==> flow/config.mk <==
export PLATFORM = sky130hd
export DESIGN_NAME = ELA
export DESIGN_NICKNAME = ELA
export VERILOG_FILES = /design/flow/design.v
export SDC_FILE = /design/flow/constraint.sdc
export NUM_CORES = 4
export LEC_CHECK = 0
export ABC_AREA = 1
export CAP_MARGIN = 20
export CELL_PAD_IN_SITES_DETAIL_PLACEMENT = 2
export CELL_PAD_IN_SITES_GLOBAL_PLACEMENT = 0
export CORE_MARGIN = 2
export CORE_UTILIZATION = 37
export MAX_ROUTING_LAYER = met5
export MIN_ROUTING_LAYER = met2
export PLACE_DENSITY_LB_ADDON = 0.13
export SETUP_SLACK_MARGIN = 0.9
export SLEW_MARGIN = 10
==> flow/constraint.sdc <==
create_clock -name core_clock -period 8.34 [get_ports {clk}]
set_input_delay 1.6680 -clock core_clock [delete_from_list [all_inputs] [get_ports {clk}]]
set_output_delay 1.6680 -clock core_clock [all_outputs]
set_load 0.01 [all_outputs]
==> flow/design.v <==
`timescale 1ns/10ps
module ELA(clk, rst, ready, in_data, data_rd, req, wen, addr, data_wr, done);
	input				clk;
	input				rst;
	input				ready;
	input		[7:0]	in_data;
	input		[7:0]	data_rd;
	output reg			req;
	output reg			wen;
	output reg	[12:0]	addr;
	output reg	[7:0]	data_wr;
	output reg			done;
localparam IDLE = 3'd0, LOAD = 3'd1, OUT_PINK = 3'd2, OUT_BLUE = 3'd3, FINISH = 3'd4;
reg [2:0] state, next_state;
reg [5:0] count_row;
reg [6:0] count_column;
reg [7:0] U [0:127];	 
reg [7:0] L [0:127];	 
reg [7:0] D1, D2, D3;
integer i;
wire last_col = (count_column == 7'd127);
wire shift_in = (state == LOAD) || (state == OUT_PINK && !last_col);
wire rotate   = (state == OUT_BLUE);
function [7:0] avg;
	input [7:0] a, b;
	reg [8:0] s;
	begin
		s = {1'b0, a} + {1'b0, b};
		avg = s[8:1];
	end
endfunction
function [7:0] absd;
	input [7:0] a, b;
	begin
		absd = (a >= b) ? a - b : b - a;
	end
endfunction
always @(*) begin
	next_state = state;
	case(state)
		IDLE:     if(ready) next_state = LOAD;
		LOAD:     next_state = OUT_PINK;
		OUT_PINK: if(last_col) next_state = (count_row < 6'd2) ? LOAD : OUT_BLUE;
		OUT_BLUE: if(last_col) next_state = (count_row == 6'd32) ? FINISH : LOAD;
		default:  next_state = state;
	endcase
end
always @(posedge clk or posedge rst) begin
	if(rst) begin
		state <= IDLE;
		count_row <= 6'd0;
		count_column <= 7'd0;
	end
	else begin
		state <= next_state;
		if(state == LOAD)
			count_row <= count_row + 6'd1;
		if(state == OUT_PINK || state == OUT_BLUE)
			count_column <= count_column + 7'd1;
		else
			count_column <= 7'd0;
	end
end
always @(posedge clk) begin
	if(shift_in || rotate) begin
		for(i = 0; i < 127; i = i + 1) begin
			U[i] <= U[i + 1];
			L[i] <= L[i + 1];
		end
		U[127] <= rotate ? U[0] : L[0];
		L[127] <= rotate ? L[0] : in_data;
	end
	if(rotate) begin
		D1 <= absd(U[0], L[2]);
		D2 <= absd(U[1], L[1]);
		D3 <= absd(U[2], L[0]);
	end
end
reg [7:0] x, y, a, b, m, blue;
always @(*) begin
	x = U[0];
	y = L[0];
	if((D2 <= D1) && (D2 <= D3)) begin
		a = U[0]; b = L[0];
	end
	else if((D1 <= D2) && (D1 <= D3)) begin
		a = U[127]; b = L[1];
	end
	else begin
		a = U[1]; b = L[127];
	end
	if(count_column == 7'd0 || last_col) begin
		a = U[0]; b = L[0];
	end
	m = avg(a, b);
	if(((x >= m) && (x < y)) || ((x < m) && (x >= y)))
		blue = x;
	else if(((y >= m) && (y < x)) || ((y < m) && (y >= x)))
		blue = y;
	else
		blue = m;
end
always @(*) begin
	req = (state == LOAD);
	wen = (state == OUT_PINK) || (state == OUT_BLUE);
	done = (state == FINISH);
	addr = 13'd0;
	data_wr = 8'd0;
	if(state == OUT_PINK) begin
		addr = {count_row[4:0] - 5'd1, 1'b0, count_column};
		data_wr = L[127];
	end
	else if(state == OUT_BLUE) begin
		addr = {count_row[4:0] - 5'd2, 1'b1, count_column};
		data_wr = blue;
	end
end
endmodule
==> flow/run.sh <==
#!/bin/bash
# the make line also repeats each setting of config.mk as NAME=value (left out here)
make -C /OpenROAD-flow-scripts/flow DESIGN_CONFIG=/design/flow/config.mk WORK_HOME=/design/flow/orfs CLKGATE_MAP_FILE= finish
==> results of run 1 <==
final cells by class:
| class | instances | share of cell area |
|---|---|---|
| tap | 2370 | 0.03734 |
| antenna | 30 | 0.0009454 |
| inverter | 155 | 0.007390 |
| sequential | 2090 | 0.7893 |
| multi-input combinational | 657 | 0.06336 |
| timing repair buffer | 110 | 0.01487 |
| clock buffer | 268 | 0.07103 |
| clock inverter | 121 | 0.01580 |
per-layer routing:
layer  share of wire  up-vias  global-route usage
li1                -    11850                   -
met1               0    11900                   -
met4           0.054       26             0.05723
met2            0.56    11520              0.3648
met3            0.38      688              0.3340
met5          0.0051        -             0.07468
metrics by stage:
stage	utilization	setup WS, ns
after global placement	0.3928	0.9141
after global routing	0.4384	0.6629
after CTS	0.4346	0.8562
after detailed placement	0.3928	0.8552
final	0.4389	0.9555
after floorplan	-	-8.029
timing repair:
action / 4_1_cts / 5_1_grt
buffers inserted: 22 / 17
pin swaps: 35 / 67
endpoints found under the setup margin: 8 / 8
hold endpoints to repair: 0 / 0
gates cloned: 7 / 1
resized: 102 / 125
==> reports/qor.txt, run 1 <==
Run status: no timing/DRC/antenna violations
Hold Path Sink: L[111][7]
Leading power group: sequential cells
Design area: 79410 sq um
Dpl cell area: 71070 sq um
First-pass GRT wire length: 244800 um
Ao+oa area frac: 0.01247
Slowest stage delay, CP: 0.41 ns
CP Max Fanout: 6
Hold_buf cts: 0
DRT iter0 DRCs: 6320
Tool warnings: 113
Nets: 3353
Hold Startpoint: L[112][7]
Clock Skew: 0.04867 ns
DP Cell Count: 5332
RSZ-0062 raised after global routing: yes
H-tree depth: 4
Post-synthesis async set-or-reset flop share: 0.008612
Number of max-cap violations: 0
Top cells by count, synth: edfxtp_1, nand2_1, inv_1
Worst Reg-to-Reg Cells: 11
Dominant kind of combinational cell: simple AND/OR/NAND/NOR gates
Number of fill cells: 16440
Crit share post-route: 0.8854
Yosys warns: 3
Seq cells post-synth: 2090
CP bufs+invs: 10
Unique cell types: 42
Remaining DRCs: 0
Reg area: 62670 sq um
CTS tree: done
Yosys stat area: 67440 sq um
Die extent in y: 430.9 um
Sink Count: 2090
Combinational gate power: 84.9 uW
Worst vdd ir: 0.1761 mV
P_clk: 9860 uW
Critical-path top delay cell: edfxtp_1
WHS: 0.4029 ns
Period minus WS final: 7.384 ns
DR pass1 iterations: 6
Mux cell area share: 0.001391
Critical Path RT: 6.67 ns
All-Layer GR Usage: 0.2813
Reg2reg setup slack: 4.13 ns
Worst Max-Slew Pin Slew: 1.108 ns
F_max: 135.4 MHz
Mapped Area: 67440 sq um
CTS Buffer Depth: 3
Sequential power: 11600 uW
Sw power: 4536 uW
Total power per unit cell area: 270.9 nW/um^2
Top cell by count, worst path: nand2_2
Final WL: 176800 um
Vias in the first global route: 44310
Clock power frac: 0.458
IO Port Bufs: 34
Pleak: 0.03190 uW
Initial antenna violation count: 3
Combinational power share: 0.004
# IOs: 43
Via count: 35980
Net Sw Frac: 0.2109
Yosys top cell by instances: edfxtp_1
Core box area: 180900 sq um
Adder Share, Synth: 0.02082
Fp_density: 0.3727
Overall power: 21510 uW
Critical Path Sink: data_wr[1]
Cells after synthesis: 2908
Worst setup path startpoint: D1[6]
Critical Path Source Type: flop
P&R area growth vs syn: 17.74%
Post-Syn Nets: 3035
Clk slew on worst S/H paths: 0.07 ns
Seq share, synth: 0.9293
Final setup viols: 0
Dpl hpwl: 98180 um
Yosys top cell by area: edfxtp_1
CTS root buffer: clkbuf_16
And+or+nand+nor area frac: 0.02300
Vias per cell: 6.202
Final Hold Vio Count: 0
Syn_area_per_cell: 23.19 sq um
Overflow left after global routing: 0
Internal: 16970 uW
Placer congestion estimate: 0.7578
Die X: 430.9 um
Sum Neg Setup Slack: 0 ns
Cell Count, Final, Fillers Out: 5801
Die footprint: 185700 sq um
Number of cells on the worst hold path: 0
Post-synth area hogs: edfxtp_1, ha_1, nand2_1
FF-to-FF End: D3[7]
Cell count listed in synth_stat.txt: 2908
Pin count of the biggest net entering global routing: 192
XOR-XNOR Cells, Area Fraction: 0.003766
Sequential power share: 0.538
Worst min-delay path class: flop to flop
CTS buffer count: 212
Slew Limit Fails: 0
FP Rows: 156
Worst r2r src: L[0][4]
CP endpoint kind: primary output
Clk latency late pin: 0.88 ns
Largest type area fraction: 0.9226
WL/cell: 30.48 um
Commonest flop: edfxtp_1
Slew headroom: 0.2612
Post-route ant nets: 0
Arrival @ worst endpoint: 5.72 ns
Crit path depth: 34
Comb gate area: 5031 sq um
Cell family with most CP delay: simple AND/OR/NAND/NOR gates
CP Class: flop to primary output
Flip-flops with a built-in enable: 2072
==> run 2, diff against run 1 <==
Settings changed: ABC_AREA 1 to not set, CELL_PAD_IN_SITES_DETAIL_PLACEMENT 2 to not set, CELL_PAD_IN_SITES_GLOBAL_PLACEMENT 0 to not set, CORE_UTILIZATION 37 to 65, CTS_CLUSTER_SIZE set to 17, MAX_ROUTING_LAYER met5 to not set, MIN_ROUTING_LAYER met2 to not set, PLACE_DENSITY_LB_ADDON 0.13 to 0.0, SETUP_SLACK_MARGIN 0.9 to 1.24, SLEW_MARGIN 10 to 20.
Clock period 8.34 ns to 4.6 ns, I/O delays scaled along.
==> reports/qor.txt, run 2 <==
Dpl cell area: 71160 sq um (+0.12%)
CTS root buffer: clkbuf_16
Cell count listed in synth_stat.txt: 2767 (-4.8%)
Largest type area fraction: 0.9215 (-0.001094)
Ao+oa area frac: 0.01929 (+0.006823)
Number of fill cells: 5317 (-68%)
H-tree depth: 4 (unchanged)
Yosys stat area: 67520 sq um (+0.12%)
Die X: 326.3 um (-24%)
FF-to-FF End: D1[7]
Critical Path RT: 3.68 ns (-2.99 ns)
Clk slew on worst S/H paths: 0.11 ns (+0.04 ns)
FP Rows: 118 (-24%)
Number of max-cap violations: 0 (unchanged)
Mux cell area share: 0.007412 (+0.006021)
Cells after synthesis: 2767 (-4.8%)
Via count: 27100 (-25%)
Internal: 29030 uW (+71%)
Leading power group: sequential cells
Dpl hpwl: 50630 um (-48%)
P&R area growth vs syn: 16.43%
Number of cells on the worst hold path: 0 (unchanged)
Clk latency late pin: 0.83 ns (-0.05 ns)
Core box area: 103300 sq um (-43%)
Sw power: 7386 uW (+63%)
Total power per unit cell area: 463.2 nW/um^2 (+71%)
Worst vdd ir: 0.4653 mV (+160%)
Hold Startpoint: L[51][4]
Yosys warns: 3 (unchanged)
# IOs: 43 (unchanged)
CP Class: flop to primary output
Placer congestion estimate: 0.8853 (+17%)
Mapped Area: 67520 sq um (+0.12%)
DR pass1 iterations: 6 (unchanged)
Flip-flops with a built-in enable: 2072 (unchanged)
Design area: 78620 sq um (-0.99%)
CTS tree: done
Clock Skew: 0.06864 ns (+0.01997 ns)
Crit share post-route: 1.509 (+0.6236)
First-pass GRT wire length: 184700 um (-25%)
Final setup viols: 8 (+8)
And+or+nand+nor area frac: 0.01380 (-0.009200)
Die footprint: 106500 sq um (-43%)
WL/cell: 26.46 um (-13%)
P_clk: 15500 uW (+57%)
Period minus WS final: 6.942 ns
Final WL: 125800 um (-29%)
Critical Path Sink: data_wr[0]
Yosys top cell by area: edfxtp_1
Seq share, synth: 0.9282 (-0.001102)
Slowest stage delay, CP: 0.44 ns (+0.03 ns)
Worst r2r src: U[0][0]
WHS: 0.3885 ns (-0.01436 ns)
Combinational power share: 0.002 (-0.002)
Sequential power share: 0.574 (+0.036)
Fp_density: 0.6533 (+0.2806)
Worst Max-Slew Pin Slew: 0.7776 ns (-0.3305 ns)
Clock power frac: 0.425 (-0.033)
CTS buffer count: 186 (-12%)
RSZ-0062 raised after global routing: yes
Worst min-delay path class: flop to flop
CP bufs+invs: 7 (-3)
Adder Share, Synth: 0.02124 (+0.0004200)
Post-route ant nets: 0 (unchanged)
Post-Syn Nets: 2894 (-4.6%)
Dominant kind of combinational cell: adder cells
XOR-XNOR Cells, Area Fraction: 0.004151 (+0.0003847)
Slew Limit Fails: 0 (unchanged)
Final Hold Vio Count: 0 (unchanged)
Pleak: 0.03171 uW (-0.59%)
Vias per cell: 5.703 (-8.1%)
Vias in the first global route: 27880 (-37%)
Post-synth area hogs: edfxtp_1, ha_1, dfrtp_1
Worst setup path startpoint: D1[3]
Arrival @ worst endpoint: 6.02 ns (+0.30 ns)
All-Layer GR Usage: 0.2386 (-0.04274)
Net Sw Frac: 0.2028 (-0.008051)
CTS Buffer Depth: 3 (unchanged)
Yosys top cell by instances: edfxtp_1
Slew headroom: 0.4816 (+0.2203)
Util after Layout: 0.7607 (+0.3219)
Unique cell types: 73 (+74%)
Combinational gate power: 57.1 uW
Overall power: 36410 uW (+69%)
Worst Reg-to-Reg Cells: 21 (+10)
Syn_area_per_cell: 24.40 sq um (+5.2%)
F_max: 144.1 MHz
Hold Path Sink: L[50][4]
Critical Path Source Type: flop
CP endpoint kind: primary output
Top cells by count, synth: edfxtp_1, ha_1, inv_1
Critical-path top delay cell: edfxtp_1
Seq cells post-synth: 2090 (unchanged)
Cell family with most CP delay: AND-OR/OR-AND gates
Tool warnings: 71 (-37%)
Sequential power: 20900 uW (+80%)
Final worst slack: -2.342 ns (-3.297 ns)
Post-synthesis async set-or-reset flop share: 0.008612 (unchanged)
IO Port Bufs: 34 (unchanged)
Crit path depth: 27 (-21%)
Sink Count: 2090 (unchanged)
Reg2reg setup slack: 0.56 ns (-3.57 ns)
DRT iter0 DRCs: 3083 (-51%)
Setup WS pre-CTS: -2.369 ns (-3.224 ns)
Die extent in y: 326.3 um (-24%)
Remaining DRCs: 0 (unchanged)
Overflow left after global routing: 0 (unchanged)
SO Faults: negative setup slack
Nets: 3344 (-0.27%)
Commonest flop: edfxtp_1
Pin count of the biggest net entering global routing: 125 (-35%)
CP Max Fanout: 5 (-1)
Initial antenna violation count: 3 (unchanged)
Run status: complete, but fails checks
run 2: final cells by class:
| type | instances | area (sq um) | share of cell area |
|---|---|---|---|
| diodes | 3 | 7.507 | 0.00009549 |
| clock buffers | 241 | 4925 | 0.06264 |
| clock inverters | 99 | 824.5 | 0.01049 |
| inverters | 89 | 350.3 | 0.004456 |
| multi-input cells | 573 | 5419 | 0.06893 |
| flip-flops and latches | 2090 | 62680 | 0.7973 |
| well taps | 1380 | 1727 | 0.02196 |
| repair buffers | 277 | 2685 | 0.03415 |
run 2: layer usage:
metal	global-route usage	wire length, um	vias to the layer above
met3	0.04093	6531	172
met2	0.3785	62350	911
li1	-	-	11880
met5	0	14	-
met1	0.3567	54460	14140
met4	0.05864	2390	2
run 2: what timing repair did:
item | in CTS | in global routing
endpoints found under the setup margin | 39 | 30
resized | 196 | 103
setup buffers | 45 | 21
pin swaps | 63 | 58
hold buffers | 0 | 0
gates cloned | 2 | 0
run 2: per-stage QoR:
stage,std cells,setup TNS (ns)
floorplan,2767,-
global placement,4341,-17.06
detailed placement,4341,-18.41
CTS,4728,-17.37
global route,4750,-19.98
finish,4752,-18.56
==> run 3, diff against run 2 <==
Settings changed: ABC_AREA set to 0, CAP_MARGIN 20 to 25, CORE_MARGIN 2 to 7, CORE_UTILIZATION 65 to 46, CTS_CLUSTER_SIZE 17 to not set, PLACE_DENSITY_LB_ADDON 0.0 to 0.26, SETUP_SLACK_MARGIN 1.24 to not set.
Clock period 4.6 ns to 8.23 ns, I/O delays scaled along.
==> reports/qor.txt, run 3 <==
DRT iter0 DRCs: 1794 (-42%)
Core box area: 145700 sq um (+41%)
Yosys stat area: 67520 sq um (unchanged)
DR pass1 iterations: 5 (-1)
F_max: 127.1 MHz
CTS Buffer Depth: 3 (unchanged)
Commonest flop: edfxtp_1
WHS: 0.3897 ns (+0.001209 ns)
Slew headroom: 0.3035 (-0.1781)
Worst Max-Slew Pin Slew: 1.045 ns (+0.2671 ns)
Arrival @ worst endpoint: 6.22 ns (+0.20 ns)
CP Class: flop to primary output
Reg2reg setup slack: 3.24 ns (+2.68 ns)
Crit path depth: 25 (-7.4%)
Critical-path top delay cell: edfxtp_1
Vias per cell: 4.884 (-14%)
Post-route ant nets: 0 (unchanged)
Worst Reg-to-Reg Cells: 15 (-29%)
Net Sw Frac: 0.1874 (-0.01543)
DP Cell Count: 4730 (+9.0%)
Die footprint: 157700 sq um (+48%)
Sequential power share: 0.582 (+0.008)
Design area: 76870 sq um (-2.2%)
First-pass GRT wire length: 147200 um (-20%)
Yosys top cell by area: edfxtp_1
CP Max Fanout: 10 (+5)
Cell Count, Final, Fillers Out: 5104 (+7.4%)
Slowest stage delay, CP: 0.40 ns (-0.04 ns)
Yosys warns: 3 (unchanged)
Clock Skew: 0.03120 ns (-0.03744 ns)
Largest type area fraction: 0.9215 (unchanged)
Hold Startpoint: U[33][7]
XOR-XNOR Cells, Area Fraction: 0.004151 (unchanged)
Worst min-delay path class: flop to flop
Period minus WS final: 7.868 ns
Final setup viols: 0 (-8)
Placer congestion estimate: 0.7932 (-10%)
Dominant kind of combinational cell: adder cells
Post-synth area hogs: edfxtp_1, ha_1, dfrtp_1
Top cell by count, worst path: ha_1
CP endpoint kind: primary output
And+or+nand+nor area frac: 0.01380 (unchanged)
Run status: no timing/DRC/antenna violations
Final Hold Vio Count: 0 (unchanged)
Tool warnings: 91 (+28%)
Cell count listed in synth_stat.txt: 2767 (unchanged)
Clk slew on worst S/H paths: 0.07 ns (-0.04 ns)
CP bufs+invs: 5 (-2)
Post-synthesis async set-or-reset flop share: 0.008612 (unchanged)
Flip-flops with a built-in enable: 2072 (unchanged)
Worst r2r src: U[1][1]
Sequential power: 11700 uW (-44%)
Die extent in y: 397.1 um (+22%)
Overflow left after global routing: 0 (unchanged)
Crit share post-route: 0.9560 (-0.5530)
Sink Count: 2090 (unchanged)
Hold_buf cts: 0 (unchanged)
FF-to-FF End: D2[7]
Mapped Area: 67520 sq um (unchanged)
Worst vdd ir: 0.2179 mV (-53%)
Sum Neg Setup Slack: 0 ns (+18.56 ns)
Initial antenna violation count: 9 (+6)
Fp_density: 0.4633 (-0.1900)
Combinational power share: 0.001 (about the same)
Slew Limit Fails: 0 (unchanged)
FP Rows: 140 (+19%)
Critical Path Sink: data_wr[5]
Clock power frac: 0.417 (-0.008)
Clk latency late pin: 0.80 ns (-0.03 ns)
P&R area growth vs syn: 13.85%
CTS buffer count: 195 (+4.8%)
Seq share, synth: 0.9282 (unchanged)
Final WL: 92630 um (-26%)
Worst setup path startpoint: D1[3]
Dpl cell area: 70550 sq um (-0.86%)
Number of fill cells: 11020 (+110%)
Pleak: 0.03052 uW (-3.7%)
CTS tree: done
Cells after synthesis: 2767 (unchanged)
Critical Path Source Type: flop
Adder Share, Synth: 0.02124 (unchanged)
Critical Path RT: 6.58 ns (+2.90 ns)
Unique cell types: 73 (unchanged)
Mux cell area share: 0.007412 (unchanged)
Sw power: 3766 uW (-49%)
Die X: 397.1 um (+22%)
Number of max-cap violations: 0 (unchanged)
Vias in the first global route: 25160 (-9.8%)
Top cells by count, synth: edfxtp_1, ha_1, inv_1
Combinational gate power: 23.8 uW
Number of cells on the worst hold path: 0 (unchanged)
Leading power group: sequential cells
Remaining DRCs: 0 (unchanged)
CTS root buffer: clkbuf_16
H-tree depth: 4 (unchanged)
Total power per unit cell area: 261.4 nW/um^2 (-44%)
P_clk: 8380 uW (-46%)
Nets: 3156 (-5.6%)
Ao+oa area frac: 0.01929 (unchanged)
All-Layer GR Usage: 0.1180 (-0.1206)
Pin count of the biggest net entering global routing: 203 (+62%)
Post-Syn Nets: 2894 (unchanged)
Syn_area_per_cell: 24.40 sq um (unchanged)
RSZ-0062 raised after global routing: no
# IOs: 43 (unchanged)
Hold Path Sink: U[32][7]
IO Port Bufs: 34 (unchanged)
Yosys top cell by instances: edfxtp_1
Internal: 16330 uW (-44%)
Via count: 24930 (-8.0%)
Seq cells post-synth: 2090 (unchanged)
Cell family with most CP delay: AND-OR/OR-AND gates
WL/cell: 18.15 um (-31%)
Dpl hpwl: 47140 um (-6.9%)
run 3: layout make-up:
cell class                      count  area, sq um  area share
Clock buffer                      231         5079     0.06606
Antenna cell                        2        5.005  0.00006510
Sequential cell                  2090        62680      0.8153
Inverter                           89        334.1    0.004346
Tap cell                         1917         2399     0.03120
Multi-Input combinational cell    572         4611     0.05998
Timing Repair Buffer               81        824.5     0.01073
Clock inverter                    122        947.2     0.01232
run 3: metrics by stage:
stage / utilization / setup slack, ns / total power, uW
finish: 0.5275 / 0.3619 / 20090
global placement: 0.4841 / 0.2797 / 11930
CTS: 0.5265 / 0.05304 / 20410
detailed placement: 0.4841 / 0.2140 / 11930
floorplan: - / -7.875 / 11900
global route: 0.5274 / 0.01000 / 20750
run 3: routing by layer:
layer,wire length (um),global-route usage
met1,47520,0.1876
met2,37960,0.1556
met3,4767,0.03258
met4,2369,0.04263
met5,12,0
run 3: what timing repair did:
action	4_1_cts	5_1_grt
cloned	1	0
setup buffers	6	12
resized	30	30
setup endpoints to repair	8	8
pin swaps	6	9
==> run 4, diff against run 3 <==
Settings changed: ABC_AREA 0 to not set, CAP_MARGIN 25 to 20, CORE_MARGIN 7 to 2, CORE_UTILIZATION 46 to 65, PLACE_DENSITY_LB_ADDON 0.26 to not set.
Clock period 8.23 ns to 4.6 ns, I/O delays scaled along.
==> reports/qor.txt, run 4 <==
Run status: complete, but fails checks
SO Faults: negative setup slack
IO Port Bufs: 34 (unchanged)
P_clk: 15000 uW (+79%)
Worst vdd ir: 0.4496 mV (+110%)
Final setup viols: 8 (+8)
Setup WS pre-CTS: -2.179 ns (-2.393 ns)
Via count: 26370 (+5.8%)
Post-Syn Nets: 2894 (unchanged)
DRT iter0 DRCs: 2745 (+53%)
DP Cell Count: 4337 (-8.3%)
Sink Count: 2090 (unchanged)
Cell Count, Final, Fillers Out: 4708 (-7.8%)
XOR-XNOR Cells, Area Fraction: 0.004151 (unchanged)
Dpl cell area: 71120 sq um (+0.82%)
Hold Path Sink: U[121][2]
Worst r2r src: U[0][0]
Cells after synthesis: 2767 (unchanged)
WL/cell: 24.08 um (+33%)
Overflow left after global routing: 0 (unchanged)
DR pass1 iterations: 5 (unchanged)
Post-synth area hogs: edfxtp_1, ha_1, dfrtp_1
Slew headroom: 0.4254 (+0.1219)
Sw power: 6973 uW (+85%)
Initial antenna violation count: 3 (-6)
Arrival @ worst endpoint: 5.99 ns (-0.23 ns)
Number of fill cells: 5377 (-51%)
Dpl hpwl: 50060 um (+6.2%)
RSZ-0062 raised after global routing: yes
Overall power: 35940 uW (+79%)
CP bufs+invs: 8 (+3)
Total power per unit cell area: 462.2 nW/um^2 (+77%)
Final Hold Vio Count: 0 (unchanged)
ANT cells: 0 (-2)
Post-synthesis async set-or-reset flop share: 0.008612 (unchanged)
Die extent in y: 326.3 um (-18%)
Number of cells on the worst hold path: 0 (unchanged)
Number of max-cap violations: 0 (unchanged)
Mux cell area share: 0.007412 (unchanged)
Unique cell types: 73 (unchanged)
CP Max Fanout: 8 (-2)
Slew Limit Fails: 0 (unchanged)
Combinational gate power: 54.9 uW
CTS buffer count: 188 (-3.6%)
Placer congestion estimate: 0.8413 (+6.1%)
Final worst slack: -2.313 ns (-2.675 ns)
Worst min-delay path class: flop to flop
Top cell by count, worst path: buf_6
Yosys stat area: 67520 sq um (unchanged)
Net Sw Frac: 0.1940 (+0.006589)
Commonest flop: edfxtp_1
Die X: 326.3 um (-18%)
Reg2reg setup slack: 0.22 ns (-3.02 ns)
First-pass GRT wire length: 172100 um (+17%)
Largest type area fraction: 0.9215 (unchanged)
Final WL: 113300 um (+22%)
Critical-path top delay cell: edfxtp_1
Crit path depth: 28 (+12%)
Vias per cell: 5.601 (+15%)
CP Class: flop to primary output
Internal: 28970 uW (+77%)
And+or+nand+nor area frac: 0.01380 (unchanged)
Yosys top cell by instances: edfxtp_1
Vias in the first global route: 27400 (+8.9%)
FF-to-FF End: D1[5]
H-tree depth: 4 (unchanged)
Cell count listed in synth_stat.txt: 2767 (unchanged)
CTS root buffer: clkbuf_16
Cell family with most CP delay: AND-OR/OR-AND gates
Fp_density: 0.6533 (+0.1900)
Clock power frac: 0.417 (about the same)
Mapped Area: 67520 sq um (unchanged)
Clock Skew: 0.04196 ns (+0.01076 ns)
CTS tree: done
Pleak: 0.03131 uW (+2.6%)
Core box area: 103300 sq um (-29%)
Yosys warns: 3 (unchanged)
Critical Path Source Type: flop
Worst Reg-to-Reg Cells: 17 (+2)
Top cells by count, synth: edfxtp_1, ha_1, inv_1
P&R area growth vs syn: 15.16%
Worst Max-Slew Pin Slew: 0.8587 ns (-0.1860 ns)
Clk slew on worst S/H paths: 0.07 ns (about the same)
Hold Startpoint: U[122][2]
Tool warnings: 78 (-14%)
CTS Buffer Depth: 3 (unchanged)
F_max: 144.7 MHz
Crit share post-route: 1.503 (+0.5468)
Dominant kind of combinational cell: adder cells
Slowest stage delay, CP: 0.47 ns (+0.07 ns)
Worst setup path startpoint: D1[6]
Critical Path RT: 3.68 ns (-2.90 ns)
Seq cells post-synth: 2090 (unchanged)
Post-route ant nets: 0 (unchanged)
Ao+oa area frac: 0.01929 (unchanged)
Critical Path Sink: data_wr[2]
Syn_area_per_cell: 24.40 sq um (unchanged)
Pin count of the biggest net entering global routing: 161 (-21%)
Sum Neg Setup Slack: -18.06 ns (-18.06 ns)
Adder Share, Synth: 0.02124 (unchanged)
# IOs: 43 (unchanged)
Clk latency late pin: 0.80 ns (about the same)
Design area: 77760 sq um (+1.1%)
FP Rows: 118 (-16%)
Die footprint: 106500 sq um (-32%)
CP endpoint kind: primary output
Leading power group: sequential cells
Flip-flops with a built-in enable: 2072 (unchanged)
Period minus WS final: 6.913 ns
Combinational power share: 0.002 (about the same)
Sequential power share: 0.581 (about the same)
Yosys top cell by area: edfxtp_1
Remaining DRCs: 0 (unchanged)
Nets: 3317 (+5.1%)
All-Layer GR Usage: 0.2182 (+0.1002)
Seq share, synth: 0.9282 (unchanged)
Sequential power: 20900 uW (+79%)
run 4: metal layers:
layer | global-route usage | vias up | wire (um)
met5 | 0 | - | 0
met4 | 0.06462 | 0 | 2486
met3 | 0.04081 | 176 | 5694
met2 | 0.3277 | 660 | 53470
met1 | 0.3370 | 13710 | 51700
li1 | - | 11820 | -
run 4: per-stage QoR:
stage               hold WS, ns  utilization
CTS                      0.3985       0.7506
floorplan                0.4003            -
finish                   0.4037       0.7524
detailed placement       0.4045       0.6882
global route             0.4079       0.7524
global placement         0.4006       0.6882
run 4: what timing repair did:
action                     CTS  global route
resized                    122            27
cloned                       1             0
setup buffers               35            10
pin swaps                   45            24
setup endpoints to repair    8            11
hold buffers                 0             0
run 4: final cells by class:
type                    instances  area [sq um]  area share
clock buffers                 242          5024     0.06461
flip-flops and latches       2090         62680      0.8061
well taps                    1380          1727     0.02221
repair buffers                249          2323     0.02988
clock inverters                86         684.4    0.008802
inverters                      89         334.1    0.004296
multi-input cells             572          4989     0.06416
==> run 5, diff against run 4 <==
Settings changed: PLACE_DENSITY_LB_ADDON set to 0.0, SETUP_SLACK_MARGIN set to 1.27, SLEW_MARGIN 20 to 40.
==> reports/qor.txt, run 5 <==
CTS buffer count: 186 (-1.1%)
Combinational gate power: 56.6 uW
DR pass1 iterations: 6 (+1)
Leading power group: sequential cells
XOR-XNOR Cells, Area Fraction: 0.004151 (unchanged)
Clk slew on worst S/H paths: 0.10 ns (+0.03 ns)
Slew headroom: 0.4817 (+0.05632)
Internal: 29130 uW (+0.56%)
Arrival @ worst endpoint: 6.05 ns (+0.06 ns)
Fp_density: 0.6533 (unchanged)
DRT iter0 DRCs: 2934 (+6.9%)
Final Hold Vio Count: 0 (unchanged)
FP Rows: 118 (unchanged)
Yosys top cell by area: edfxtp_1
F_max: 143.5 MHz (-0.82%)
P&R area growth vs syn: 16.75%
Die footprint: 106500 sq um (unchanged)
Post-synthesis async set-or-reset flop share: 0.008612 (unchanged)
Flip-flops with a built-in enable: 2072 (unchanged)
Number of max-cap violations: 0 (unchanged)
Crit path depth: 27 (-3.6%)
Unique cell types: 73 (unchanged)
Yosys warns: 3 (unchanged)
Nets: 3353 (+1.1%)
Top cells by count, synth: edfxtp_1, ha_1, inv_1
Ao+oa area frac: 0.01929 (unchanged)
Critical-path top delay cell: edfxtp_1
Remaining DRCs: 0 (unchanged)
Clk latency late pin: 0.80 ns (about the same)
Core box area: 103300 sq um (unchanged)
Hold Path Sink: U[92][2]
Worst min-delay path class: flop to flop
Post-route ant nets: 0 (unchanged)
Yosys stat area: 67520 sq um (unchanged)
WL/cell: 25.89 um (+7.5%)
Critical Path Source Type: flop
Worst Max-Slew Pin Slew: 0.7774 ns (-0.08131 ns)
Pin count of the biggest net entering global routing: 125 (-22%)
Initial antenna violation count: 7 (+4)
Via count: 27140 (+2.9%)
Run status: complete, but fails checks
Mapped Area: 67520 sq um (unchanged)
CP bufs+invs: 5 (-3)
Combinational power share: 0.002 (about the same)
Util after Layout: 0.7628 (+0.01042)
Worst Reg-to-Reg Cells: 19 (+2)
P_clk: 15400 uW (+3%)
Largest type area fraction: 0.9215 (unchanged)
CTS root buffer: clkbuf_16
Clock Skew: 0.04923 ns (+0.007274 ns)
Crit share post-route: 1.515 (+0.01250)
Worst setup path startpoint: D2[4]
Placer congestion estimate: 0.8853 (+5.2%)
CP Max Fanout: 5 (-3)
Yosys top cell by instances: edfxtp_1
And+or+nand+nor area frac: 0.01380 (unchanged)
Number of cells on the worst hold path: 0 (unchanged)
CP endpoint kind: primary output
Die X: 326.3 um (unchanged)
Cell Count, Final, Fillers Out: 4760 (+1.1%)
Dominant kind of combinational cell: adder cells
Final setup viols: 8 (unchanged)
Clock power frac: 0.424 (+0.007)
All-Layer GR Usage: 0.2301 (+0.01186)
Adder Share, Synth: 0.02124 (unchanged)
CP Class: flop to primary output
FF-to-FF End: D1[7]
Total power per unit cell area: 461.4 nW/um^2 (-0.18%)
Final WL: 123200 um (+8.7%)
H-tree depth: 4 (unchanged)
Commonest flop: edfxtp_1
Period minus WS final: 6.971 ns (+0.05750 ns)
Critical Path RT: 3.68 ns (about the same)
Vias per cell: 5.702 (+1.8%)
RSZ-0062 raised after global routing: yes
Seq cells post-synth: 2090 (unchanged)
Pleak: 0.03176 uW (+1.4%)
CTS tree: done
Sequential power: 20900 uW (about the same)
Net Sw Frac: 0.1991 (+0.005137)
Cell count listed in synth_stat.txt: 2767 (unchanged)
# IOs: 43 (unchanged)
Vias in the first global route: 27860 (+1.7%)
Sink Count: 2090 (unchanged)
Sw power: 7243 uW (+3.9%)
Worst r2r src: U[0][2]
Final worst slack: -2.371 ns (-0.05750 ns)
Sequential power share: 0.575 (-0.006)
IO Port Bufs: 34 (unchanged)
Reg2reg setup slack: 0.44 ns (+0.22 ns)
Sum Neg Setup Slack: -18.59 ns (-0.5274 ns)
First-pass GRT wire length: 179900 um (+4.5%)
WHS: 0.3973 ns (-0.006443 ns)
Cell family with most CP delay: AND-OR/OR-AND gates
Worst vdd ir: 0.3845 mV (-14%)
CTS Buffer Depth: 3 (unchanged)
Slowest stage delay, CP: 0.39 ns (-0.08 ns)
Slew Limit Fails: 0 (unchanged)
Overflow left after global routing: 0 (unchanged)
DP Cell Count: 4341 (+0.092%)
Tool warnings: 72 (-7.7%)
Hold Startpoint: U[93][2]
Seq share, synth: 0.9282 (unchanged)
SO Faults: negative setup slack
Post-synth area hogs: edfxtp_1, ha_1, dfrtp_1
Overall power: 36380 uW (+1.2%)
Critical Path Sink: data_wr[1]
Mux cell area share: 0.007412 (unchanged)
Post-Syn Nets: 2894 (unchanged)
Cells after synthesis: 2767 (unchanged)
Dpl hpwl: 50630 um (+1.1%)
Syn_area_per_cell: 24.40 sq um (unchanged)
Die extent in y: 326.3 um (unchanged)
## run 5: area by class of cell
| cell class | count | area, sq um |
|---|---|---|
| Antenna cell | 2 | 5.005 |
| Inverter | 89 | 350.3 |
| Sequential cell | 2090 | 62680 |
| Clock inverter | 100 | 875.8 |
| Tap cell | 1380 | 1727 |
| Multi-Input combinational cell | 573 | 5487 |
| Fill cell | 5289 | 24520 |
| Clock buffer | 240 | 4921 |
| Timing Repair Buffer | 286 | 2786 |
## run 5: routing by layer
layer	vias to the layer above	part of all wire	global-route usage	wire length, um
li1	11890	-	-	-
met1	14130	0.43	0.3498	53460
met2	909	0.48	0.3524	59530
met3	210	0.061	0.04457	7536
met4	6	0.022	0.06262	2664
met5	-	0.00031	0	38
## run 5: through the flow
step,cell area (sq um),worst slack (ns)
CTS,78160,-2.234
global placement,71160,-2.200
finish,78830,-2.371
global route,78830,-2.588
floorplan,67550,-11.51
detailed placement,71160,-2.369
## run 5: what timing repair did
| action | in CTS | in global routing |
|---|---|---|
| resized | 226 | 82 |
| endpoints found under the setup margin | 41 | 31 |
| pin swaps | 77 | 67 |
| gates cloned | 2 | 1 |
| buffers inserted | 52 | 22 |
| hold buffers | 0 | 0 |
==> run 6, diff against run 5 <==
Settings changed: CORE_UTILIZATION 65 to 66, PLACE_DENSITY_LB_ADDON 0.0 to not set, SETUP_SLACK_MARGIN 1.27 to not set, SLEW_MARGIN 40 to 20.
Clock period 4.6 ns to 4.61 ns, I/O delays scaled along.
==> reports/qor.txt, run 6 <==
Slew Limit Fails: 0 (unchanged)
Placer congestion estimate: 0.8953 (+1.1%)
Worst min-delay path class: flop to flop
Mapped Area: 67520 sq um (unchanged)
Slew headroom: 0.3644 (-0.1173)
Vias per cell: 5.563 (-2.4%)
XOR-XNOR Cells, Area Fraction: 0.004151 (unchanged)
Pin count of the biggest net entering global routing: 142 (+14%)
Seq share, synth: 0.9282 (unchanged)
Post-synthesis async set-or-reset flop share: 0.008612 (unchanged)
Cell Count, Final, Fillers Out: 4713 (-0.99%)
Dominant kind of combinational cell: adder cells
Top cell by count, worst path: buf_6
CP Class: flop to primary output
DRT iter0 DRCs: 2743 (-6.5%)
Final WL: 114200 um (-7.3%)
Combinational gate power: 51.5 uW
Hold Startpoint: U[83][2]
Arrival @ worst endpoint: 5.99 ns (-0.06 ns)
Via count: 26220 (-3.4%)
Sink Count: 2090 (unchanged)
FP Rows: 117 (-0.85%)
Core box area: 101600 sq um (-1.7%)
CP bufs+invs: 7 (+2)
Post-route ant nets: 0 (unchanged)
Critical-path top delay cell: edfxtp_1
Reg2reg setup slack: 0.20 ns (-0.24 ns)
Flip-flops with a built-in enable: 2072 (unchanged)
Cell count listed in synth_stat.txt: 2767 (unchanged)
Sw power: 7090 uW (-2.1%)
Critical Path Sink: data_wr[6]
P&R area growth vs syn: 15.55%
Hold_buf cts: 0 (unchanged)
Number of max-cap violations: 0 (unchanged)
Combinational power share: 0.001 (about the same)
Yosys stat area: 67520 sq um (unchanged)
Nets: 3320 (-0.98%)
Initial antenna violation count: 2 (-5)
Crit path depth: 26 (-3.7%)
IO Port Bufs: 34 (unchanged)
Die extent in y: 323.9 um (-0.75%)
Number of cells on the worst hold path: 0 (unchanged)
Mux cell area share: 0.007412 (unchanged)
Clock power frac: 0.424 (about the same)
CTS root buffer: clkbuf_16
Die footprint: 104900 sq um (-1.5%)
Final setup viols: 8 (unchanged)
Commonest flop: edfxtp_1
WHS: 0.4019 ns (+0.004569 ns)
H-tree depth: 4 (unchanged)
Adder Share, Synth: 0.02124 (unchanged)
Cells after synthesis: 2767 (unchanged)
Seq cells post-synth: 2090 (unchanged)
Worst setup path startpoint: D2[7]
CTS Buffer Depth: 3 (unchanged)
Net Sw Frac: 0.1953 (-0.003810)
F_max: 144.7 MHz
# IOs: 43 (unchanged)
Top cells by count, synth: edfxtp_1, ha_1, inv_1
Remaining DRCs: 0 (unchanged)
All-Layer GR Usage: 0.2232 (-0.006910)
Clk slew on worst S/H paths: 0.08 ns (-0.02 ns)
Tool warnings: 76 (+5.6%)
Worst r2r src: U[1][0]
Critical Path Source Type: flop
Clock Skew: 0.03197 ns (-0.01727 ns)
DP Cell Count: 4345 (+0.092%)
CTS buffer count: 189 (+1.6%)
Worst vdd ir: 0.5746 mV (+49%)
Yosys warns: 3 (unchanged)
Ao+oa area frac: 0.01929 (unchanged)
DR pass1 iterations: 5 (-1)
Run status: complete, but fails checks
P_clk: 15400 uW (about the same)
CP endpoint kind: primary output
CP Max Fanout: 7 (+2)
Total power per unit cell area: 465.2 nW/um^2 (+0.82%)
Post-Syn Nets: 2894 (unchanged)
Clk latency late pin: 0.78 ns (-0.02 ns)
Dpl hpwl: 52310 um (+3.3%)
Final worst slack: -2.303 ns (+0.06766 ns)
Critical Path RT: 3.69 ns (about the same)
First-pass GRT wire length: 169800 um (-5.6%)
SO Faults: negative setup slack
WL/cell: 24.23 um (-6.4%)
Worst Max-Slew Pin Slew: 0.9523 ns (+0.1749 ns)
Worst Reg-to-Reg Cells: 17 (-2)
Fp_density: 0.6646 (+0.01128)
CTS tree: done
Number of fill cells: 5129 (-3.0%)
And+or+nand+nor area frac: 0.01380 (unchanged)
Final Hold Vio Count: 0 (unchanged)
Cell family with most CP delay: AND-OR/OR-AND gates
Sequential power share: 0.575 (about the same)
Post-synth area hogs: edfxtp_1, ha_1, dfrtp_1
Largest type area fraction: 0.9215 (unchanged)
Crit share post-route: 1.500 (-0.01579)
Period minus WS final: 6.913 ns
RSZ-0062 raised after global routing: yes
Vias in the first global route: 27030 (-2.9%)
Internal: 29210 uW (+0.26%)
Yosys top cell by instances: edfxtp_1
Pleak: 0.03147 uW (-0.94%)
Sequential power: 20900 uW (about the same)
Unique cell types: 73 (unchanged)
Yosys top cell by area: edfxtp_1
Die X: 323.9 um (-0.75%)
ANT cells: 0 (-2)
FF-to-FF End: D2[7]
Overflow left after global routing: 0 (unchanged)
Hold Path Sink: U[82][2]
Syn_area_per_cell: 24.40 sq um (unchanged)
Overall power: 36300 uW (-0.21%)
Leading power group: sequential cells
Slowest stage delay, CP: 0.42 ns (+0.03 ns)
## run 6: repair_timing
| action | CTS | global route |
|---|---|---|
| gates resized | 116 | 50 |
| pin swaps | 36 | 14 |
| endpoints found under the setup margin | 8 | 10 |
| setup buffers | 12 | 13 |
| gates cloned | 0 | 0 |
## run 6: per-stage QoR
step           setup TNS (ns)  area (sq um)  setup WS (ns)    util
3_5_place_dp           -17.85         71270         -2.343  0.7015
5_1_grt                -20.44         78020         -2.576  0.7680
6_report               -18.22         78020         -2.303  0.7680
3_3_place_gp           -17.57         71270         -2.296  0.7015
2_1_floorplan               -         67550         -11.50       -
4_1_cts                -18.44         77670         -2.370  0.7646
## run 6: per-layer routing
metal / track usage / vias up / share of wire
li1: - / 11830 / -
met1: 0.3373 / 13520 / 0.45
met4: 0.06728 / 0 / 0.023
met3: 0.04333 / 181 / 0.053
met2: 0.3395 / 688 / 0.47
met5: 0 / - / 0
## run 6: area by class of cell
type                       count  area [sq um]  share of cell area
clock buffer                 235          4945             0.06337
clock inverter               108         989.7             0.01268
inverter                      89         334.1            0.004282
multi-input combinational    572          5011             0.06422
sequential                  2090         62680              0.8033
tap                         1368          1712             0.02194
timing repair buffer         251          2357             0.03021
==> run 7, diff against run 6 <==
Settings changed: ABC_AREA set to 1, CORE_ASPECT_RATIO set to 0.93, CORE_UTILIZATION 66 to 72, CTS_CLUSTER_DIAMETER set to 252, CTS_CLUSTER_SIZE set to 17, GPL_ROUTABILITY_DRIVEN set to 0, GPL_TIMING_DRIVEN set to 1, PLACE_DENSITY_LB_ADDON set to 0.08.
Clock period 4.61 ns to 4.6 ns, I/O delays scaled along.
==> reports/qor.txt, run 7 <==
Crit path depth: 32 (+23%)
Critical Path Sink: data_wr[3]
Largest type area fraction: 0.9226 (+0.001094)
Combinational gate power: 104 uW
CTS tree: done
IO Port Bufs: 34 (unchanged)
WL/cell: 25.57 um (+5.5%)
Tool warnings: 78 (+2.6%)
Post-synthesis async set-or-reset flop share: 0.008612 (unchanged)
Seq share, synth: 0.9293 (+0.001102)
Final worst slack: -1.729 ns (+0.5735 ns)
Number of cells on the worst hold path: 0 (unchanged)
Net Sw Frac: 0.1897 (-0.005601)
Via count: 26900 (+2.6%)
Total power per unit cell area: 434.8 nW/um^2 (-6.5%)
Final WL: 114300 um (about the same)
Overall power: 32710 uW (-9.9%)
Yosys warns: 3 (unchanged)
FP Rows: 108 (-7.7%)
Die footprint: 96140 sq um (-8.3%)
DRT iter0 DRCs: 3193 (+16%)
Cell count listed in synth_stat.txt: 2908 (+5.1%)
Post-Syn Nets: 3035 (+4.9%)
Sink Count: 2090 (unchanged)
Remaining DRCs: 0 (unchanged)
Setup WS pre-CTS: -1.101 ns (+1.241 ns)
Hold Path Sink: U[48][0]
CP Class: flop to primary output
Initial antenna violation count: 5 (+3)
Flip-flops with a built-in enable: 2072 (unchanged)
Die extent in y: 299.2 um (-7.6%)
Clk slew on worst S/H paths: 0.08 ns (about the same)
Clk latency late pin: 0.76 ns (-0.02 ns)
Worst setup path startpoint: D1[3]
Sequential power: 20900 uW (about the same)
Hold Startpoint: U[49][0]
SO Faults: negative setup slack
CP endpoint kind: primary output
Cell family with most CP delay: simple AND/OR/NAND/NOR gates
XOR-XNOR Cells, Area Fraction: 0.003766 (-0.0003847)
Final setup viols: 8 (unchanged)
Mux cell area share: 0.001391 (-0.006021)
RSZ-0062 raised after global routing: yes
Critical Path Source Type: flop
Sequential power share: 0.639 (+0.064)
Slew Limit Fails: 0 (unchanged)
# IOs: 43 (unchanged)
Arrival @ worst endpoint: 5.41 ns (-0.58 ns)
CP Max Fanout: 6 (-1)
Slowest stage delay, CP: 0.49 ns (+0.07 ns)
Worst vdd ir: 0.4035 mV (-30%)
DR pass1 iterations: 8 (+3)
Worst Reg-to-Reg Cells: 5 (-12)
Top cells by count, synth: edfxtp_1, nand2_1, inv_1
Reg2reg setup slack: 1.22 ns (+1.02 ns)
Post-route ant nets: 0 (unchanged)
Adder Share, Synth: 0.02082 (-0.0004200)
Crit share post-route: 1.376 (-0.1236)
Yosys stat area: 67440 sq um (-0.12%)
Critical-path top delay cell: edfxtp_1
Worst r2r src: state[2]
Internal: 26510 uW (-9.2%)
Commonest flop: edfxtp_1
Core box area: 93100 sq um (-8.4%)
P&R area growth vs syn: 11.57%
Critical Path RT: 3.68 ns (about the same)
Combinational power share: 0.003 (+0.002)
Dominant kind of combinational cell: simple AND/OR/NAND/NOR gates
P_clk: 11700 uW (-24%)
Clock power frac: 0.358 (-0.066)
And+or+nand+nor area frac: 0.02300 (+0.009200)
Seq cells post-synth: 2090 (unchanged)
Nets: 3349 (+0.87%)
Dpl hpwl: 51880 um (-0.82%)
Yosys top cell by instances: edfxtp_1
Syn_area_per_cell: 23.19 sq um (-5.0%)
Worst min-delay path class: flop to flop
CTS root buffer: clkbuf_16
Slew headroom: 0.3642 (about the same)
Fp_density: 0.7244 (+0.05975)
Final Hold Vio Count: 0 (unchanged)
CTS Buffer Depth: 3 (unchanged)
All-Layer GR Usage: 0.2409 (+0.01771)
Sw power: 6207 uW (-12%)
F_max: 158.0 MHz
Overflow left after global routing: 0 (unchanged)
FF-to-FF End: L[21][5]
Unique cell types: 42 (-42%)
CP bufs+invs: 6 (-1)
Period minus WS final: 6.329 ns
Vias in the first global route: 27310 (+1.0%)
Pleak: 0.03086 uW (-1.9%)
Yosys top cell by area: edfxtp_1
Pin count of the biggest net entering global routing: 144 (+1.4%)
Sum Neg Setup Slack: -13.45 ns (+4.765 ns)
CTS buffer count: 140 (-26%)
H-tree depth: 4 (unchanged)
Worst Max-Slew Pin Slew: 0.9527 ns (+0.0004311 ns)
Ao+oa area frac: 0.01247 (-0.006823)
First-pass GRT wire length: 168800 um (-0.54%)
Number of max-cap violations: 0 (unchanged)
Leading power group: sequential cells
Mapped Area: 67440 sq um (-0.12%)
Vias per cell: 6.019 (+8.2%)
Cells after synthesis: 2908 (+5.1%)
Die X: 321.4 um (-0.77%)
Clock Skew: 0.02665 ns (-0.005313 ns)
Run status: complete, but fails checks
Post-synth area hogs: edfxtp_1, ha_1, nand2_1
==> run 7: metrics by stage <==
stage          cell area [sq um]  utilization  hold slack, ns  std cells
2_1_floorplan              67450            -          0.4003       2908
3_3_place_gp               70570       0.7579          0.4010       4276
3_5_place_dp               70570       0.7579          0.4045       4276
4_1_cts                    74800       0.8034          0.4061       4461
5_1_grt                    75230       0.8080          0.4108       4464
6_report                   75240       0.8081          0.4086       4469
==> run 7: cell type report <==
cell class              count  area (sq um)
flip-flops and latches   2090         62670
fillers                  4131         17860
multi-input cells         656          4876
clock buffers             162          3650
repair buffers            179          1762
well taps                1210          1514
inverters                 155         584.3
clock inverters            12         171.4
diodes                      5         12.51
==> run 7: per-layer routing <==
layer	global-route usage	up-vias	wire, um
li1	-	11750	-
met5	0	-	0
met1	0.3562	13710	48040
met3	0.04675	340	7364
met4	0.08344	0	4073
met2	0.3741	1101	54780
==> run 7: repair_timing <==
item | CTS | global route
endpoints found under the setup margin | 8 | 8
setup buffers | 6 | 2
hold buffers | 0 | 0
pin swaps | 49 | 47
resized | 110 | 89
gates cloned | 5 | 1
==> run 8, diff against run 7 <==
Settings changed: ABC_AREA 1 to not set, CORE_ASPECT_RATIO 0.93 to not set, CORE_UTILIZATION 72 to 65, CTS_CLUSTER_DIAMETER 252 to 382, CTS_CLUSTER_SIZE 17 to not set, GPL_ROUTABILITY_DRIVEN 0 to not set, GPL_TIMING_DRIVEN 1 to not set, PLACE_DENSITY_LB_ADDON 0.08 to 0.0, SETUP_SLACK_MARGIN set to 1.31.
==> reports/qor.txt, run 8 <==
Nets: 3350 (+0.030%)
Overflow left after global routing: 0 (unchanged)
Vias per cell: 5.686 (-5.5%)
Dpl hpwl: 50630 um (-2.4%)
Flip-flops with a built-in enable: 2072 (unchanged)
Yosys top cell by instances: edfxtp_1
Total power per unit cell area: 462.3 nW/um^2 (+6.3%)
CTS buffer count: 186 (+33%)
GR Layer Usage met1: 0.3517 (-0.004481)
Critical Path Sink: data_wr[1]
Combinational power share: 0.002 (about the same)
Yosys stat area: 67520 sq um (+0.12%)
Hold Path Sink: U[92][2]
ANT cells: 0 (-5)
Run status: complete, but fails checks
CP Max Fanout: 5 (-1)
Number of max-cap violations: 0 (unchanged)
Post-Syn Nets: 2894 (-4.6%)
P_clk: 15400 uW (+32%)
Tool warnings: 70 (-10%)
Yosys top cell by area: edfxtp_1
P&R area growth vs syn: 16.53%
Hold Startpoint: U[93][2]
Post-synthesis async set-or-reset flop share: 0.008612 (unchanged)
Final WL: 122100 um (+6.9%)
Dominant kind of combinational cell: adder cells
Vias in the first global route: 27860 (+2.0%)
Period minus WS final: 6.923 ns (+0.5937 ns)
Sequential power share: 0.575 (-0.064)
Final Hold Vio Count: 0 (unchanged)
And+or+nand+nor area frac: 0.01380 (-0.009200)
# IOs: 43 (unchanged)
Slew Limit Fails: 0 (unchanged)
Critical Path RT: 3.68 ns (about the same)
Crit path depth: 26 (-19%)
Worst min-delay path class: flop to flop
All-Layer GR Usage: 0.2308 (-0.01014)
First-pass GRT wire length: 180400 um (+6.8%)
FP Rows: 118 (+9.3%)
Slowest stage delay, CP: 0.41 ns (-0.08 ns)
GR Util met2: 0.3549 (-0.01923)
CP bufs+invs: 6 (unchanged)
CTS Buffer Depth: 3 (unchanged)
Die X: 326.3 um (+1.5%)
Ao+oa area frac: 0.01929 (+0.006823)
Cells after synthesis: 2767 (-4.8%)
Top cells by count, synth: edfxtp_1, ha_1, inv_1
Number of cells on the worst hold path: 0 (unchanged)
Worst Reg-to-Reg Cells: 21 (+16)
Syn_area_per_cell: 24.40 sq um (+5.2%)
DRT iter0 DRCs: 3022 (-5.4%)
Seq share, synth: 0.9282 (-0.001102)
Unique cell types: 73 (+74%)
Arrival @ worst endpoint: 6.00 ns (+0.59 ns)
Top cell by count, worst path: buf_6
Seq cells post-synth: 2090 (unchanged)
WL/cell: 25.68 um (+0.43%)
Adder Share, Synth: 0.02124 (+0.0004200)
Placer congestion estimate: 0.8853
Sequential power: 20900 uW (about the same)
Critical-path top delay cell: edfxtp_1
Clock Skew: 0.04913 ns (+0.02247 ns)
Slew headroom: 0.4766 (+0.1125)
Worst vdd ir: 0.3854 mV (-4.5%)
CTS tree: done
Initial antenna violation count: 2 (-3)
F_max: 144.4 MHz (-8.6%)
RSZ-0062 raised after global routing: yes
Worst Max-Slew Pin Slew: 0.7851 ns (-0.1676 ns)
Dpl cell area: 71160 sq um (+0.84%)
IO Port Bufs: 34 (unchanged)
Die extent in y: 326.3 um (+9.1%)
Clock power frac: 0.424 (+0.066)
Commonest flop: edfxtp_1
Worst setup path startpoint: D1[3]
Critical Path Source Type: flop
Pin count of the biggest net entering global routing: 125 (-13%)
Largest type area fraction: 0.9215 (-0.001094)
Hold_buf cts: 0 (unchanged)
Clk latency late pin: 0.81 ns (+0.05 ns)
Met3 usage: 0.04311 (-0.003640)
Leading power group: sequential cells
Combinational gate power: 56.5 uW
Cell count listed in synth_stat.txt: 2767 (-4.8%)
SO Faults: negative setup slack
FF-to-FF End: D1[7]
Post-route ant nets: 0 (unchanged)
Cell family with most CP delay: AND-OR/OR-AND gates
Yosys warns: 3 (unchanged)
Mapped Area: 67520 sq um (+0.12%)
Design area: 78680 sq um (+4.6%)
Via count: 27040 (+0.51%)
H-tree depth: 4 (unchanged)
Pleak: 0.03179 uW (+3.0%)
Post-synth area hogs: edfxtp_1, ha_1, dfrtp_1
DR pass1 iterations: 5 (-3)
Mux cell area share: 0.007412 (+0.006021)
Top Usage Layer GRT: met2
Sum Neg Setup Slack: -18.22 ns (-4.765 ns)
Worst r2r src: U[0][1]
Net Sw Frac: 0.1992 (+0.009433)
CP Class: flop to primary output
Remaining DRCs: 0 (unchanged)
Sink Count: 2090 (unchanged)
Crit share post-route: 1.505 (+0.1291)
Sw power: 7244 uW (+17%)
Fp_density: 0.6533 (-0.07103)
Clk slew on worst S/H paths: 0.10 ns (+0.02 ns)
XOR-XNOR Cells, Area Fraction: 0.004151 (+0.0003847)
Reg2reg setup slack: 0.54 ns (-0.68 ns)
Internal: 29130 uW (+9.9%)
Final setup viols: 8 (unchanged)
CTS root buffer: clkbuf_16
Core box area: 103300 sq um (+11%)
Final worst slack: -2.323 ns (-0.5937 ns)
Die footprint: 106500 sq um (+11%)
CP endpoint kind: primary output
run 8: repair_timing:
item                                    in CTS  in global routing
pin swaps                                   76                 60
resized                                    217                 73
cloned                                       3                  0
endpoints found under the setup margin      41                 32
setup buffers                               54                 17
run 8: metal layers:
layer	up-vias	part of all wire
met4	2	0.021
met5	-	0.00011
met2	883	0.48
li1	11890	-
met3	203	0.056
met1	14060	0.44
run 8: final cells by class:
type                            instances  area [sq um]
Clock buffer                          240          4921
Clock inverter                        100         875.8
Fill cell                            5293         24670
Inverter                               89         354.1
Multi-Input combinational cell        573          5383
Sequential cell                      2090         62680
Tap cell                             1380          1727
Timing Repair Buffer                  283          2739
run 8: stage by stage:
step                power [uW]  utilization  instances  worst slack (ns)  hold slack [ns]
global route             37310       0.7613       4755            -2.543           0.4031
floorplan                21280            -       2767            -11.51           0.4003
detailed placement       21350       0.6886       4341            -2.369           0.4045
CTS                      36560       0.7563       4738            -2.234           0.4035
global placement         21350       0.6886       4341            -2.200           0.4002
finish                   36380       0.7613       4755            -2.323           0.3976
==> run 9, diff against run 8 <==
Settings changed: ABC_AREA set to 1, CELL_PAD_IN_SITES_DETAIL_PLACEMENT set to 2, CELL_PAD_IN_SITES_GLOBAL_PLACEMENT set to 1, CORE_ASPECT_RATIO set to 1.82, CORE_MARGIN 2 to 3, CORE_UTILIZATION 65 to 56, CTS_CLUSTER_DIAMETER 382 to not set, GPL_ROUTABILITY_DRIVEN set to 0, GPL_TIMING_DRIVEN set to 0, HOLD_SLACK_MARGIN set to 0.29, MAX_ROUTING_LAYER set to met4, PLACE_DENSITY_LB_ADDON 0.0 to 0.15, SETUP_SLACK_MARGIN 1.31 to 0.36.
Clock period 4.6 ns to 4.68 ns, I/O delays scaled along.
==> reports/qor.txt, run 9 <==
Yosys stat area: 67440 sq um (-0.12%)
Post-synthesis async set-or-reset flop share: 0.008612 (unchanged)
Yosys top cell by area: edfxtp_1
# IOs: 43 (unchanged)
Flip-flops with a built-in enable: 2072 (unchanged)
Ao+oa area frac: 0.01247 (-0.006823)
Error msg: [ERROR DPL-0033] detailed placement checks failed during check placement.
Mapped Area: 67440 sq um (-0.12%)
Fp_density: 0.5649 (-0.08844)
IO Port Bufs: 34 (unchanged)
Yosys top cell by instances: edfxtp_1
Adder Share, Synth: 0.02082 (-0.0004200)
Post-Syn Nets: 3035 (+4.9%)
Core box area: 119400 sq um (+16%)
Cells after synthesis: 2908 (+5.1%)
And+or+nand+nor area frac: 0.02300 (+0.009200)
Post-synth area hogs: edfxtp_1, ha_1, nand2_1
FP Rows: 171 (+45%)
Largest type area fraction: 0.9226 (+0.001094)
Unique cell types: 42 (-42%)
Seq share, synth: 0.9293 (+0.001102)
Run status: aborted with a tool error
XOR-XNOR Cells, Area Fraction: 0.003766 (-0.0003847)
Die X: 263.2 um (-19%)
Mux cell area share: 0.001391 (-0.006021)
Dominant kind of combinational cell: simple AND/OR/NAND/NOR gates
Top cells by count, synth: edfxtp_1, nand2_1, inv_1
Yosys warns: 3 (unchanged)
Commonest flop: edfxtp_1
Syn_area_per_cell: 23.19 sq um (-5.0%)
Failed at: detailed placement
Die footprint: 124800 sq um (+17%)
Die extent in y: 474.2 um (+45%)
Cell count listed in synth_stat.txt: 2908 (+5.1%)
Seq cells post-synth: 2090 (unchanged)
[run 9: through the flow]
step	instance area (sq um)	hold WS, ns
3_3_place_gp	69740	0.4010
2_1_floorplan	67450	0.4003
==> run 10, diff against run 9 <==
Settings changed: ABC_AREA 1 to not set, CAP_MARGIN 20 to 40, CELL_PAD_IN_SITES_GLOBAL_PLACEMENT 1 to 0, CORE_ASPECT_RATIO 1.82 to not set, CORE_UTILIZATION 56 to 40, CTS_CLUSTER_DIAMETER set to 145, HOLD_SLACK_MARGIN 0.29 to 0.28, MIN_ROUTING_LAYER set to met2, PLACE_DENSITY_LB_ADDON 0.15 to not set, SETUP_SLACK_MARGIN 0.36 to not set, TNS_END_PERCENT set to 40.
Clock period 4.68 ns to 8.5 ns, I/O delays scaled along.
==> reports/qor.txt, run 10 <==
IO Port Bufs: 34 (unchanged)
Commonest flop: edfxtp_1
FP Rows: 150 (-12%)
Seq cells post-synth: 2090 (unchanged)
DP Cell Count: 5048
Flip-flops with a built-in enable: 2072 (unchanged)
Ao+oa area frac: 0.01929 (+0.006823)
Dominant kind of combinational cell: adder cells
Top cells by count, synth: edfxtp_1, ha_1, inv_1
XOR-XNOR Cells, Area Fraction: 0.004151 (+0.0003847)
Unique cell types: 73 (+74%)
Largest type area fraction: 0.9215 (-0.001094)
Post-synthesis async set-or-reset flop share: 0.008612 (unchanged)
Die extent in y: 416.9 um (-12%)
Cells after synthesis: 2767 (-4.8%)
Fp_density: 0.4033 (-0.1616)
Die footprint: 173800 sq um (+39%)
Core box area: 167400 sq um (+40%)
Yosys top cell by area: edfxtp_1
Yosys warns: 3 (unchanged)
Seq share, synth: 0.9282 (-0.001102)
Failed at: clock tree synthesis
Yosys top cell by instances: edfxtp_1
Cell count listed in synth_stat.txt: 2767 (-4.8%)
Syn_area_per_cell: 24.40 sq um (+5.2%)
Dpl hpwl: 137700 um
Adder Share, Synth: 0.02124 (+0.0004200)
# IOs: 43 (unchanged)
Mapped Area: 67520 sq um (+0.12%)
Run status: aborted with a tool error
Post-synth area hogs: edfxtp_1, ha_1, dfrtp_1
Dpl cell area: 71690 sq um
Yosys stat area: 67520 sq um (+0.12%)
Die X: 416.9 um (+58%)
Post-Syn Nets: 2894 (-4.6%)
Mux cell area share: 0.007412 (+0.006021)
And+or+nand+nor area frac: 0.01380 (-0.009200)
Setup WS pre-CTS: -1.703 ns
Error msg: [ERROR DPL-0033] detailed placement checks failed during check placement.
## run 10: per-stage QoR
| stage | total power, uW | util |
|---|---|---|
| global placement | 11550 | 0.4220 |
| floorplan | 11520 | - |
| detailed placement | 11600 | 0.4282 |
==> run 11, diff against run 10 <==
Settings changed: ABC_AREA set to 1, CAP_MARGIN 40 to 20, CELL_PAD_IN_SITES_DETAIL_PLACEMENT 2 to not set, CELL_PAD_IN_SITES_GLOBAL_PLACEMENT 0 to not set, CORE_ASPECT_RATIO set to 0.93, CORE_MARGIN 3 to 2, CORE_UTILIZATION 40 to 72, CTS_CLUSTER_DIAMETER 145 to 396, CTS_CLUSTER_SIZE set to 17, GPL_TIMING_DRIVEN 0 to 1, HOLD_SLACK_MARGIN 0.28 to not set, MAX_ROUTING_LAYER met4 to not set, MIN_ROUTING_LAYER met2 to not set, SETUP_SLACK_MARGIN set to -0.44, TNS_END_PERCENT 40 to not set.
Clock period 8.5 ns to 4.6 ns, I/O delays scaled along.
==> reports/qor.txt, run 11 <==
Sw power: 6055 uW
FF-to-FF End: D1[7]
CTS tree: done
Worst setup path startpoint: D2[7]
Die X: 321.4 um (-23%)
Initial antenna violation count: 1
Via count: 26240
Net Sw Frac: 0.1860
Period minus WS final: 6.343 ns
Sequential power share: 0.642
Unique cell types: 42 (-42%)
Flip-flops with a built-in enable: 2072 (unchanged)
Clock Skew: 0.03770 ns
Largest type area fraction: 0.9226 (+0.001094)
P&R area growth vs syn: 11.38%
Combinational gate power: 93.3 uW
Top cell by count, worst path: nor2_4
Worst min-delay path class: flop to flop
Util after Layout: 0.8068
Clk slew on worst S/H paths: 0.08 ns
P_clk: 11600 uW
Mux cell area share: 0.001391 (-0.006021)
CTS root buffer: clkbuf_16
Ao+oa area frac: 0.01247 (-0.006823)
Number of fill cells: 4296
Fp_density: 0.7244 (+0.3210)
Total power per unit cell area: 433.3 nW/um^2
Final WL: 106100 um
First-pass GRT wire length: 160100 um
Die extent in y: 299.2 um (-28%)
Crit path depth: 35
Hold Path Sink: L[107][6]
Adder Share, Synth: 0.02082 (-0.0004200)
Reg2reg setup slack: 1.06 ns
RSZ-0062 raised after global routing: yes
Sink Count: 2090
Remaining DRCs: 0
Core box area: 93100 sq um (-44%)
Worst Max-Slew Pin Slew: 0.8809 ns
Critical Path Sink: data_wr[6]
CTS buffer count: 140
Comb gate area: 4776 sq um
Syn_area_per_cell: 23.19 sq um (-5.0%)
Final worst slack: -1.743 ns
Final Hold Vio Count: 0
Post-route ant nets: 0
Crit share post-route: 1.379
H-tree depth: 4
Pin count of the biggest net entering global routing: 147
IO Port Bufs: 34 (unchanged)
Tool warnings: 80
Critical Path Source Type: flop
Slew Limit Fails: 0
Dpl hpwl: 49060 um (-64%)
Critical Path RT: 3.68 ns
CP Max Fanout: 8
Clk latency late pin: 0.76 ns
Internal: 26500 uW
Post-synthesis async set-or-reset flop share: 0.008612 (unchanged)
Seq cells post-synth: 2090 (unchanged)
SO Faults: negative setup slack
# IOs: 43 (unchanged)
XOR-XNOR Cells, Area Fraction: 0.003766 (-0.0003847)
Reg area: 62670 sq um
Slowest stage delay, CP: 0.43 ns
Post-Syn Nets: 3035 (+4.9%)
Post-synth area hogs: edfxtp_1, ha_1, nand2_1
Seq share, synth: 0.9293 (+0.001102)
Vias in the first global route: 26630
Overflow left after global routing: 0
Worst Reg-to-Reg Cells: 12
Arrival @ worst endpoint: 5.42 ns
CTS Buffer Depth: 3
Mapped Area: 67440 sq um (-0.12%)
Worst r2r src: U[0][0]
Sum Neg Setup Slack: -13.28 ns
Critical-path top delay cell: edfxtp_1
All-Layer GR Usage: 0.2261
Cell count listed in synth_stat.txt: 2908 (+5.1%)
Overall power: 32550 uW
WL/cell: 23.74 um
CP Class: flop to primary output
Clock power frac: 0.355
FP Rows: 108 (-28%)
Commonest flop: edfxtp_1
CP endpoint kind: primary output
Yosys stat area: 67440 sq um (-0.12%)
Vias per cell: 5.872
Hold Startpoint: L[108][6]
Sequential power: 20900 uW
Slew headroom: 0.4128
CP bufs+invs: 7
Cell family with most CP delay: simple AND/OR/NAND/NOR gates
DR pass1 iterations: 16
And+or+nand+nor area frac: 0.02300 (+0.009200)
Leading power group: sequential cells
Dominant kind of combinational cell: simple AND/OR/NAND/NOR gates
F_max: 157.6 MHz
Yosys warns: 3 (unchanged)
Cells after synthesis: 2908 (+5.1%)
Number of max-cap violations: 0
DRT iter0 DRCs: 2808
Final setup viols: 8
Worst vdd ir: 0.5215 mV
Yosys top cell by instances: edfxtp_1
Number of cells on the worst hold path: 0
Die footprint: 96140 sq um (-45%)
Nets: 3353
Yosys top cell by area: edfxtp_1
Run status: complete, but fails checks
Top cells by count, synth: edfxtp_1, nand2_1, inv_1
Pleak: 0.03082 uW
Combinational power share: 0.003
-- run 11: layout make-up --
| type | count | area share |
|---|---|---|
| multi-input combinational | 657 | 0.06358 |
| sequential | 2090 | 0.8343 |
| tap | 1210 | 0.02015 |
| clock inverter | 12 | 0.002282 |
| antenna | 3 | 0.00009994 |
| clock buffer | 160 | 0.04849 |
| inverter | 155 | 0.007745 |
| timing repair buffer | 182 | 0.02334 |
-- run 11: per-layer routing --
metal | wire length (um) | vias to the layer above | part of all wire | GRT usage
li1 | - | 11740 | - | -
met5 | 0 | - | 0 | 0
met3 | 6575 | 239 | 0.062 | 0.04648
met1 | 46490 | 13370 | 0.44 | 0.3458
met2 | 50100 | 899 | 0.47 | 0.3419
met4 | 2913 | 0 | 0.027 | 0.06954
-- run 11: repair_timing --
item                                    in CTS  in global routing
resized                                    100                 69
endpoints found under the hold margin        0                  0
pin swaps                                   31                 52
setup buffers                                8                  8
cloned                                       4                  2
endpoints found under the setup margin       8                  8
hold buffers                                 0                  0
-- run 11: per-stage QoR --
stage | setup WS [ns] | instances | hold slack (ns) | cell area [sq um]
finish | -1.743 | 4469 | 0.4009 | 75120
CTS | -1.511 | 4456 | 0.4001 | 74720
floorplan | -11.77 | 2908 | 0.4003 | 67450
detailed placement | -1.275 | 4272 | 0.4045 | 70520
global route | -2.010 | 4466 | 0.4043 | 75110
global placement | -0.9799 | 4272 | 0.4008 | 70520
Power is estimated from default activity; no workload was simulated.
